Design a_filter_approx, start of the top module:
module a_filter_approx(
    input [31:0] x_in,
    input clk,
    input [5:0] reset,
    output [31:0] y_out);
make LEC_CHECK=0 ABC_AREA=1 CAP_MARGIN=20 CORE_MARGIN=2 CORE_UTILIZATION=71 PLACE_DENSITY_LB_ADDON=0.06 SETUP_SLACK_MARGIN=1.5 SLEW_MARGIN=20 finish   # period 5.58 ns
run.sh (not shown) runs the stock make flow with config.mk's settings and CLKGATE_MAP_FILE=.
The baseline failed in 5_1_grt (GRT-0232).
Then changed:
Settings changed: ABC_AREA 1 to not set, CORE_UTILIZATION 71 to 40, PLACE_DENSITY_LB_ADDON 0.06 to not set, SETUP_SLACK_MARGIN 1.5 to not set.
Clock period 5.58 ns to 9.35 ns, I/O delays scaled along.
Result: The changed run passed the timing, design-rule and antenna checks; die area goes up by 53%; area after synthesis goes down by 14%; synthesized cell count came out lower by 28%.
Then changed:
Settings changed: CORE_UTILIZATION 40 to 43.
Cell area is lower by 0.43%.
Area after synthesis stays the same.
Routed wire length is lower by 1.7%.
Core utilization is higher by 3.0 points.
Clock-buffer cell count is lower by 12.
Then changed:
Settings changed: ABC_AREA set to 1, CORE_UTILIZATION 43 to 64.
Clock period 9.35 ns to 6.48 ns, I/O delays scaled along.
Now the flow finished but failed the layout checks on setup timing.
Wire length came out higher by 73%.
Via count grows by 44%.
Die size came out lower by 22%.
Worst setup slack loses 0.67 ns.
Sequential share of layout area decreases by 3.5 points.
Design area is higher by 19%.
Area after synthesis is higher by 16%.
Utilization went up by 25 points.

========
== north ==
Starting RTL as in the previous note.
==> flow/config.mk <==
export PLATFORM = sky130hd
export DESIGN_NAME = a_filter_approx
export DESIGN_NICKNAME = a_filter_approx
export VERILOG_FILES = /design/flow/design.v
export SDC_FILE = /design/flow/constraint.sdc
export NUM_CORES = 4
export LEC_CHECK = 0
export ABC_AREA = 1
export CAP_MARGIN = 20
export CORE_MARGIN = 2
export CORE_UTILIZATION = 65
export CTS_CLUSTER_SIZE = 85
export PLACE_DENSITY_LB_ADDON = 0.08
export SETUP_SLACK_MARGIN = 1.55
export SLEW_MARGIN = 20
==> flow/constraint.sdc <==
create_clock -name core_clock -period 5.35 [get_ports {clk}]
set_input_delay 1.0700 -clock core_clock [delete_from_list [all_inputs] [get_ports {clk}]]
set_output_delay 1.0700 -clock core_clock [all_outputs]
set_load 0.01 [all_outputs]
FAIL north @ global routing (5_1_grt): tool exited with error
Input-level comparison between south and north:
- clearing ABC_AREA, which used to be 1
- clearing SETUP_SLACK_MARGIN, which used to be 1.55
- clearing PLACE_DENSITY_LB_ADDON, which used to be 0.08
- swapping 65 for 72 in CORE_UTILIZATION
- putting PLACE_DENSITY at 0.77 where nothing was set
- clearing CTS_CLUSTER_SIZE, which used to be 85
- swapping 5.35 for 7.29 in the clock period (ns, I/O delays scaled along)
--- outcome ---
- Relative to north, the total placed cells including tap cells of south is lower by 2481.
- Comparing south and north, the higher half-perimeter wire length of the detailed placement result was measured on north.
- Floorplan die height in south vs north: down 11%
- Taking north as the reference point, the synthesized cell area of south falls by about 14%.
- south: complete, dirty (negative setup slack)
- Looking at post-place setup slack, south sits 0.31 ns above north.
- Maximum level of the CTS H-tree (higher): north
- Summary: with north as the reference, mean instance size in the synthesized netlist in south moved up by more than 10%.
- Area fraction in and, or, nand and nor cells after synthesis, south and north, higher one = north.
- north -> south: post-cts sizing count decreased by more than half
- south: chip area line of the yosys report about 14% below north
- Going from north to south, the die area was shrunk.

========
a_filter_approx again, from the RTL that the note above started with.
export LEC_CHECK = 0
export CAP_MARGIN = 20
export CORE_MARGIN = 2
export CORE_UTILIZATION = 72
export PLACE_DENSITY_LB_ADDON = 0.21
export SETUP_SLACK_MARGIN = 2.35
export SLEW_MARGIN = 20
create_clock -name core_clock -period 7.88 [get_ports {clk}]
The first run completed and failed the layout checks on negative setup slack.
Change:
CORE_UTILIZATION = 63   (was 72)
PLACE_DENSITY_LB_ADDON = unset   (was 0.21)
SETUP_SLACK_MARGIN = unset   (was 2.35)
clock period = 8.15 ns   (was 7.88 ns; I/O delays follow)
=>
- This time the run passed the timing, design-rule and antenna checks
- synthesized area is unchanged
- worst setup slack gains 0.24 ns
- non-clock buffer count fell by 187
- wire length fell by a quarter to a third
Change:
CORE_UTILIZATION = 17   (was 63)
clock period = 14.0 ns   (was 8.15 ns; I/O delays follow)
Outcome: The changed run finished clean. Cell area went up by 5.4%. Routed wire length shrinks by 7.4%. Setup slack is better by 4.0 ns.

========
Starting RTL as in the previous note.
==> flow/config.mk <==
export PLATFORM = sky130hd
export DESIGN_NAME = a_filter_approx
export DESIGN_NICKNAME = a_filter_approx
export VERILOG_FILES = /design/flow/design.v
export SDC_FILE = /design/flow/constraint.sdc
export NUM_CORES = 4
export LEC_CHECK = 0
export ABC_AREA = 1
export CAP_MARGIN = 20
export CORE_MARGIN = 2
export CORE_UTILIZATION = 65
export CTS_CLUSTER_SIZE = 85
export SETUP_SLACK_MARGIN = 1.56
export SLEW_MARGIN = 20
==> flow/constraint.sdc <==
create_clock -name core_clock -period 5.35 [get_ports {clk}]
set_input_delay 1.0700 -clock core_clock [delete_from_list [all_inputs] [get_ports {clk}]]
set_output_delay 1.0700 -clock core_clock [all_outputs]
set_load 0.01 [all_outputs]
The starting point stopped in 5_1_grt on GRT-0232.
Change:
--- a/flow/config.mk
+++ b/flow/config.mk
@@ -8 +7,0 @@
-export ABC_AREA = 1
@@ -11,3 +10 @@
-export CORE_UTILIZATION = 65
-export CTS_CLUSTER_SIZE = 85
-export SETUP_SLACK_MARGIN = 1.56
+export CORE_UTILIZATION = 40
==> flow/constraint.sdc (replaced) <==
create_clock -name core_clock -period 10.0 [get_ports {clk}]
set_input_delay 2.0000 -clock core_clock [delete_from_list [all_inputs] [get_ports {clk}]]
set_output_delay 2.0000 -clock core_clock [all_outputs]
set_load 0.01 [all_outputs]
The new run finished with timing, DRC and antenna clean. Synthesized cell count fell by 28%. Area after synthesis is lower by 14%. Die size grows by 40%.

========
Starting RTL as in the previous note.
clock: 7.88 ns
lec_check: 0
cap_margin: 20
core_margin: 2
core_utilization: 72
place_density: 0.35
setup_slack_margin: 2.35
slew_margin: 20
Change:
--- a/flow/config.mk
+++ b/flow/config.mk
@@ -11,2 +11 @@
-export PLACE_DENSITY = 0.35
-export SETUP_SLACK_MARGIN = 2.35
+export PLACE_DENSITY_LB_ADDON = 0.21
The changed run went through all stages and came out clean.
Fmax stays flat.
Flip-flop count does not change.
Cell area came out lower by 10%.
Worst setup slack gets better by 0.0032 ns.
Change:
--- a/flow/config.mk
+++ b/flow/config.mk
@@ -7,0 +8 @@
+export ABC_AREA = 1
@@ -11 +12 @@
-export PLACE_DENSITY_LB_ADDON = 0.21
+export CTS_CLUSTER_DIAMETER = 358
==> flow/constraint.sdc (replaced) <==
create_clock -name core_clock -period 5.55 [get_ports {clk}]
set_input_delay 1.1100 -clock core_clock [delete_from_list [all_inputs] [get_ports {clk}]]
set_output_delay 1.1100 -clock core_clock [all_outputs]
set_load 0.01 [all_outputs]
What happened: Now the flow ended with an error in global routing (GRT-0116). Die area climbs by about 15%. Synthesized cell count goes up by about 40%. Area after synthesis rose by about 16%.

========
== birch ==
a_filter_approx again, from the RTL that the note above started with.
make LEC_CHECK=0 CAP_MARGIN=25 CORE_MARGIN=2 CORE_UTILIZATION=40 CTS_CLUSTER_DIAMETER=386 GPL_ROUTABILITY_DRIVEN=0 GPL_TIMING_DRIVEN=0 MIN_ROUTING_LAYER=met2 SLEW_MARGIN=20 TNS_END_PERCENT=65 finish   # period 14.5 ns
Here is what was changed in the inputs of cedar compared with birch.
Settings: CORE_UTILIZATION: 40 -> 72; CAP_MARGIN: 25 -> 20; PLACE_DENSITY: unset -> 0.67; MIN_ROUTING_LAYER: met2 -> unset; GPL_TIMING_DRIVEN: 0 -> unset; CTS_CLUSTER_DIAMETER: 386 -> unset; TNS_END_PERCENT: 65 -> unset; GPL_ROUTABILITY_DRIVEN: 0 -> unset; the clock period (ns, I/O delays scaled along): 14.5 -> 7.25.
==> results <==
- birch has completed all stages; timing, DRC and antenna checks passed.
- The flow for cedar finished, though final verification flagged negative setup slack.
- Taking birch as the reference, in cedar sequential cell area fraction in the yosys report now sits at about the same level, ratio of final minimum period to clock period went up by 32 points, clock latency of the later-clocked register in the worst-skew pair flat.

========
a_filter_approx again, from the RTL that the note above started with.
clock: 9.18 ns
lec_check: 0
abc_area: 1
cap_margin: 20
core_aspect_ratio: 0.5
core_margin: 2
core_utilization: 72
cts_cluster_diameter: 392
cts_cluster_size: 96
place_density: 0.39
setup_slack_margin: 2.44
slew_margin: 20
The baseline stopped in global routing, error ODB-0269.
Then changed:
Settings changed: CORE_ASPECT_RATIO 0.5 to default, CTS_CLUSTER_DIAMETER 392 to 234, CTS_CLUSTER_SIZE 96 to default, PLACE_DENSITY 0.39 to default, PLACE_DENSITY_LB_ADDON from default to 0.21, SETUP_SLACK_MARGIN 2.44 to default.
Clock period 9.18 ns to 6.61 ns, I/O delays scaled along.
Outcome:
- With this change the flow produced a layout that fails on negative setup slack
- area after synthesis is unchanged
- synthesized cell count is unchanged
- die area hardly moves

========
Starting RTL as in the previous note.
Design a_filter_approx, start of the top module:
module a_filter_approx(
    input [31:0] x_in,
    input clk,
    input [5:0] reset,
    output [31:0] y_out);
    wire [10:0] a1_1;
    wire [10:0] a1_2;
    wire [10:0] a1_3;
    wire [10:0] a1_4;
    wire [10:0] b1;
    assign a1_1 = -11'sd192;
    assign a1_2 = -11'sd1021;
    assign a1_3 = -11'sd928;
    assign a1_4 = -11'sd1010;
    assign b1 = 11'sd307;
    wire [31:0] y_1;
    wire [31:0] y_2;
    wire [31:0] y_3;
    wire [31:0] y_4;
    wire [31:0] y_5;
    fos_exact_v4 first_stage(x_in,a1_4,clk,reset[0],y_1);
    fos_exact_v3 second_stage(y_1,a1_3,b1,clk,reset[1],y_2);
    fos_exact_v2 third_stage(y_2,a1_2,clk,reset[2],y_3);
    fos_exact_v2 fourth_stage(y_3,a1_2,clk,reset[3],y_4);
    fos_exact_v1 fifth_stage(y_4,a1_1,clk,reset[4],y_5);
    fos_exact_v1 sixth_stage(y_5,a1_1,clk,reset[5],y_out);
endmodule
clock: 6.48 ns
lec_check: 0
abc_area: 1
cap_margin: 20
core_margin: 2
core_utilization: 72
cts_cluster_diameter: 392
cts_cluster_size: 96
slew_margin: 20
The starting point failed in global routing (5_1_grt) (ODB-0269).
Then changed:
--- a/flow/config.mk
+++ b/flow/config.mk
@@ -8 +7,0 @@
-export ABC_AREA = 1
@@ -12,2 +11 @@
-export CTS_CLUSTER_DIAMETER = 392
-export CTS_CLUSTER_SIZE = 96
+export SETUP_SLACK_MARGIN = -0.46
==> flow/constraint.sdc (replaced) <==
create_clock -name core_clock -period 6.26 [get_ports {clk}]
set_input_delay 1.2520 -clock core_clock [delete_from_list [all_inputs] [get_ports {clk}]]
set_output_delay 1.2520 -clock core_clock [all_outputs]
set_load 0.01 [all_outputs]
With this change the flow produced a layout that fails on negative setup slack.
Synthesized cell count fell by a quarter to a third.
Synthesized area fell by roughly a tenth.
Die area fell by roughly a tenth.
Then changed:
--- a/flow/config.mk
+++ b/flow/config.mk
@@ -11 +11,2 @@
-export SETUP_SLACK_MARGIN = -0.46
+export CTS_CLUSTER_DIAMETER = 230
+export PLACE_DENSITY_LB_ADDON = 0.21
==> flow/constraint.sdc (replaced) <==
create_clock -name core_clock -period 6.6 [get_ports {clk}]
set_input_delay 1.3200 -clock core_clock [delete_from_list [all_inputs] [get_ports {clk}]]
set_output_delay 1.3200 -clock core_clock [all_outputs]
set_load 0.01 [all_outputs]
The changed run finished but fails on negative setup slack.
Cell count decreases by about 2.2%.
Area after synthesis is unchanged.
Wire length increases by about 3.4%.
Core utilization decreases by 1.6 points.

========
a_filter_approx again, from the RTL that the note above started with.
==> flow/config.mk <==
export PLATFORM = sky130hd
export DESIGN_NAME = a_filter_approx
export DESIGN_NICKNAME = a_filter_approx
export VERILOG_FILES = /design/flow/design.v
export SDC_FILE = /design/flow/constraint.sdc
export NUM_CORES = 4
export LEC_CHECK = 0
export ABC_AREA = 1
export CAP_MARGIN = 20
export CORE_ASPECT_RATIO = 0.9
export CORE_MARGIN = 2
export CORE_UTILIZATION = 72
export CTS_CLUSTER_DIAMETER = 308
export CTS_CLUSTER_SIZE = 58
export MAX_ROUTING_LAYER = met5
export MIN_ROUTING_LAYER = met1
export PLACE_DENSITY = 0.63
export SETUP_SLACK_MARGIN = 0.65
export SLEW_MARGIN = 35
==> flow/constraint.sdc <==
create_clock -name core_clock -period 6.84 [get_ports {clk}]
set_input_delay 1.3680 -clock core_clock [delete_from_list [all_inputs] [get_ports {clk}]]
set_output_delay 1.3680 -clock core_clock [all_outputs]
set_load 0.01 [all_outputs]
The baseline never finished: it broke off in global routing.
==> next run, changes <==
ABC_AREA = default   (was 1)
CTS_CLUSTER_DIAMETER = default   (was 308)
CTS_CLUSTER_SIZE = default   (was 58)
MAX_ROUTING_LAYER = default   (was met5)
MIN_ROUTING_LAYER = default   (was met1)
PLACE_DENSITY = default   (was 0.63)
PLACE_DENSITY_LB_ADDON = 0.21   (was default)
SETUP_SLACK_MARGIN = 1.76   (was 0.65)
SLEW_MARGIN = 20   (was 35)
clock period = 6.31 ns   (was 6.84 ns; I/O delays follow)
Outcome: Now the flow finished with setup timing left; die size fell by 13%; synthesized area falls by about 14%; synthesized cell count came out lower by 28%.

========
Setup of tundra:
Starting RTL as in the previous note.
export LEC_CHECK = 0
export ABC_AREA = 0
export CAP_MARGIN = 25
export CELL_PAD_IN_SITES_DETAIL_PLACEMENT = 1
export CORE_ASPECT_RATIO = 1.61
export CORE_MARGIN = 2
export CORE_UTILIZATION = 40
export CTS_CLUSTER_DIAMETER = 386
export GPL_ROUTABILITY_DRIVEN = 1
export GPL_TIMING_DRIVEN = 1
export HOLD_SLACK_MARGIN = 0.22
export MIN_ROUTING_LAYER = met1
export PLACE_DENSITY_LB_ADDON = 0.1
export SETUP_SLACK_MARGIN = 3.09
export SLEW_MARGIN = 20
export TNS_END_PERCENT = 65
create_clock -name core_clock -period 14.5 [get_ports {clk}]
Setup changes, tundra to fjord
Settings: CORE_ASPECT_RATIO: 1.61 -> unset; GPL_ROUTABILITY_DRIVEN: 1 -> 0; ABC_AREA: 0 -> 1; PLACE_DENSITY_LB_ADDON: 0.1 -> unset; HOLD_SLACK_MARGIN: 0.22 -> unset.
## What came out
First element of the critical path: sixth_stage.Samples_out[16] -> fjord, sixth_stage.Samples_out[5] -> tundra. Comparing fjord with tundra, the clock insertion delay at the later pin of the skew report came out essentially unchanged. fjord ended with less number of placement rows than tundra. fjord — clock tree buffer count of the final layout 34% higher, tundra as reference. Diff fjord and tundra: transition time at the pin with the least slew margin lower in fjord. As of fjord, wire length of the first global-routing pass had risen by more than a quarter compared to tundra. Going from tundra to fjord, hold slack shows a reduction of 0.012 ns; post-synthesis to final-layout area growth -0.49 points; share of the clock period used by the worst path after layout moved down. Upper clock frequency limit was lower in the run labelled tundra. fjord was carried through to the last stage, and its layout satisfied the timing, design-rule and antenna checks.
Changes in raven relative to fjord:
Settings: a deleted TNS_END_PERCENT that had been 65; a deleted ABC_AREA that had been 1; a deleted GPL_TIMING_DRIVEN that had been 1; a deleted CELL_PAD_IN_SITES_DETAIL_PLACEMENT that had been 1; a deleted CTS_CLUSTER_DIAMETER that had been 386; a change of SETUP_SLACK_MARGIN from 3.09 to 0.4; a change of CAP_MARGIN from 25 to 20; a deleted MIN_ROUTING_LAYER that had been met1; a deleted GPL_ROUTABILITY_DRIVEN that had been 0; a change of the clock period (ns, I/O delays scaled along) from 14.5 to 9.35.
### Flow results
Diff raven..fjord | cell depth of the worst min-delay path | unchanged. fjord → raven: synthesized cell count went down; post-synthesis mux area share did not really move.
